==> inputs of v39 <==
==> flow/design.v (excerpt) <==
module cpu_core(
    input clk,
    input rst,
	 output [5:0] pc_out,
	 input [15:0] instr_out,
	 input [15:0] mem_Data_in,
	 output mem_wr,
	 output mem_rd,
	 output [15:0] reg_Data_2,
	 output [5:0] data_mem_address
    );
	 wire [5:0] pc_target;
	 Program_Counter pc(clk,	rst,		pc_target,		pc_out);
	 wire  [5:0] pc_next;
	 assign pc_next = pc_out + 1;
	 wire [3:0] opcode,		reg_Rs,		reg_Rt,		reg_Rd;
	 wire [15:0] imm_offset;
	 wire [5:0] j_offset;
	 wire [3:0] jeq_offset;
	 wire [7:0] li_offset;
	 assign opcode 		=		instr_out	[15:12];
	 assign reg_Rd 		=		instr_out	[11:8];
	 assign reg_Rs 		=		instr_out	[7:4];
	 assign reg_Rt 		=		instr_out	[3:0];
	 assign imm_offset 	=		instr_out	[3:0]; 
	 assign li_offset		=		instr_out	[7:0];
	 assign j_offset 		=		instr_out	[5:0];
	 assign jeq_offset   = 		instr_out	[11:8];
	 reg [3:0] reg_Rd_mxd;
	 wire reg_dest;
	 wire [15:0] reg_write_Data, reg_Data_1, reg_Write_D, reg_Write_s1, reg_Write_s2;
	 always @(reg_dest or reg_Rd or reg_Rt) begin
		case(reg_dest)
			1'b0 : reg_Rd_mxd  = reg_Rd;
			1'b1 : reg_Rd_mxd  = reg_Rt;
		endcase
	 end
	 Register_File_main reg_file (clk,		rst,		reg_Rs,		reg_Rt,		reg_Rd_mxd,		reg_wr,		reg_Write_D,		reg_Data_1,		reg_Data_2);
	 wire [2:0] alu_op;
	 wire alu_src, op_jump, op_jeq, op_jr, op_cmp, op_mov, op_li, m2r;
	 Control_Unit cu(opcode,		alu_op,		reg_wr,		reg_dest,		alu_src,		op_jump,		op_jeq,		op_jr,	op_cmp,	op_mov,	op_li, 	mem_rd,		mem_wr,		m2r);
	 wire z_flag, agb, bga;
	 reg [15:0] imm_offset_se;
	 always @ (imm_offset) begin
		if(imm_offset[3] == 0) begin
			imm_offset_se <= {12'b000000000000,imm_offset};		 
			end
			else begin 
				imm_offset_se <= {12'b111111111111,imm_offset};	 
			end
	end
	 wire [15:0] alu_Out;
	 assign data_mem_address = alu_Out[5:0];
	 wire [15:0] alu_src_2;
	 MUX2x1 mxalusrc (reg_Data_2,	imm_offset_se,	alu_src,	alu_src_2);
	 ALU_Main alu ( reg_Data_1,	alu_src_2,		alu_op,	z_flag,	alu_Out,		agb,	bga);
	wire [5:0] jr_target, mxj_return;
	assign jr_target = reg_Data_1[5:0];  
	wire j_control;
	assign j_control = op_jump;
	wire [5:0] j_target;
	assign j_target = j_offset[5:0];
	wire jeq_ok;
	wire [5:0] mxjr_return;
	assign jeq_ok = op_jeq & z_flag;
	wire [5:0] jeq_target;
	assign jeq_target = {2'b00,jeq_offset};
  ...
clock: 7.07 ns
lec_check: 0
cap_margin: 20
core_margin: 2
core_utilization: 67
cts_cluster_diameter: 30
max_routing_layer: met4
setup_slack_margin: 0.23
slew_margin: 20
run.sh (not shown) runs the stock make flow with config.mk's settings and CLKGATE_MAP_FILE=.
==> inputs of v29, as changes to v39 <==
ABC_AREA = 1   (was not set)
CELL_PAD_IN_SITES_GLOBAL_PLACEMENT = 1   (was not set)
CORE_MARGIN = 7   (was 2)
CORE_UTILIZATION = 40   (was 67)
CTS_CLUSTER_DIAMETER = 219   (was 30)
GPL_ROUTABILITY_DRIVEN = 0   (was not set)
GPL_TIMING_DRIVEN = 0   (was not set)
HOLD_SLACK_MARGIN = 0.05   (was not set)
MAX_ROUTING_LAYER = met5   (was met4)
MIN_ROUTING_LAYER = met2   (was not set)
PLACE_DENSITY_LB_ADDON = 0.08   (was not set)
SETUP_SLACK_MARGIN = 2.05   (was 0.23)
SLEW_MARGIN = 25   (was 20)
TNS_END_PERCENT = 25   (was not set)
==> flow/constraint.sdc (replaced) <==
create_clock -name core_clock -period 8.75 [get_ports {clk}]
set_input_delay 1.7500 -clock core_clock [delete_from_list [all_inputs] [get_ports {clk}]]
set_output_delay 1.7500 -clock core_clock [all_outputs]
set_load 0.01 [all_outputs]
==> run_summary.xml <==
<?xml version="1.0" encoding="UTF-8"?>
<metrics>
  <group name="grt">
    <metric name="grt_most_used_layer" unit="">met2</metric>
    <metric name="grt.met3_usage" unit="">0.736</metric>
    <metric name="gr-usage-all-layers" unit="">0.873</metric>
  </group>
  <group name="die">
    <metric name="fp.dieH" unit="um">186</metric>
  </group>
  <group name="synthesis">
    <metric name="synthCells" unit="">2583</metric>
    <metric name="synth-compound-area-share" unit="">0.220</metric>
    <metric name="synth_largest_type_area_fraction" unit="">0.294</metric>
    <metric name="netlist_top_cells_count" unit="">sky130_fd_sc_hd__nand2_1 (301), sky130_fd_sc_hd__dfrtp_1 (262), sky130_fd_sc_hd__nor2_1 (244)</metric>
  </group>
  <group name="clocking">
    <metric name="post-cts-setup-buffer-count" unit="">66</metric>
    <metric name="ctsResizeCount" unit="">327</metric>
  </group>
  <group name="run_status">
    <metric name="outcome" unit="">aborted with a tool error</metric>
    <metric name="first-error" unit="">[ERROR GRT-0116] Global routing finished with congestion. Check the congestion regions in the DRC Viewer.</metric>
    <metric name="haltStage" unit="">global routing</metric>
  </group>
</metrics>
the above is filed under v39

==> run_summary.xml <==
<?xml version="1.0" encoding="UTF-8"?>
<metrics>
  <group name="run_status">
    <metric name="outcome" unit="">aborted with a tool error</metric>
    <metric name="haltStage" unit="">global routing</metric>
    <metric name="first-error" unit="">[ERROR GRT-0232] Routing congestion too high. Check the congestion heatmap in the GUI.</metric>
  </group>
  <group name="grt">
    <metric name="grt_most_used_layer" unit="">met3</metric>
    <metric name="grt.met3_usage" unit="">0.676</metric>
    <metric name="gr-usage-all-layers" unit="">0.585</metric>
  </group>
  <group name="clocking">
    <metric name="post-cts-setup-buffer-count" unit="">158</metric>
    <metric name="ctsResizeCount" unit="">556</metric>
  </group>
  <group name="die">
    <metric name="rows" unit="">86</metric>
  </group>
  <group name="placed_design">
    <metric name="place.detailed.instances" unit="">4379</metric>
  </group>
  <group name="synthesis">
    <metric name="netlist_top_cells_count" unit="">sky130_fd_sc_hd__nand2_1 (1685), sky130_fd_sc_hd__nor2_1 (385), sky130_fd_sc_hd__inv_1 (337)</metric>
    <metric name="synth-compound-area-share" unit="">0.0678</metric>
    <metric name="synth_largest_type_area_fraction" unit="">0.290</metric>
    <metric name="synthCells" unit="">3558</metric>
  </group>
</metrics>
the above is filed under v29

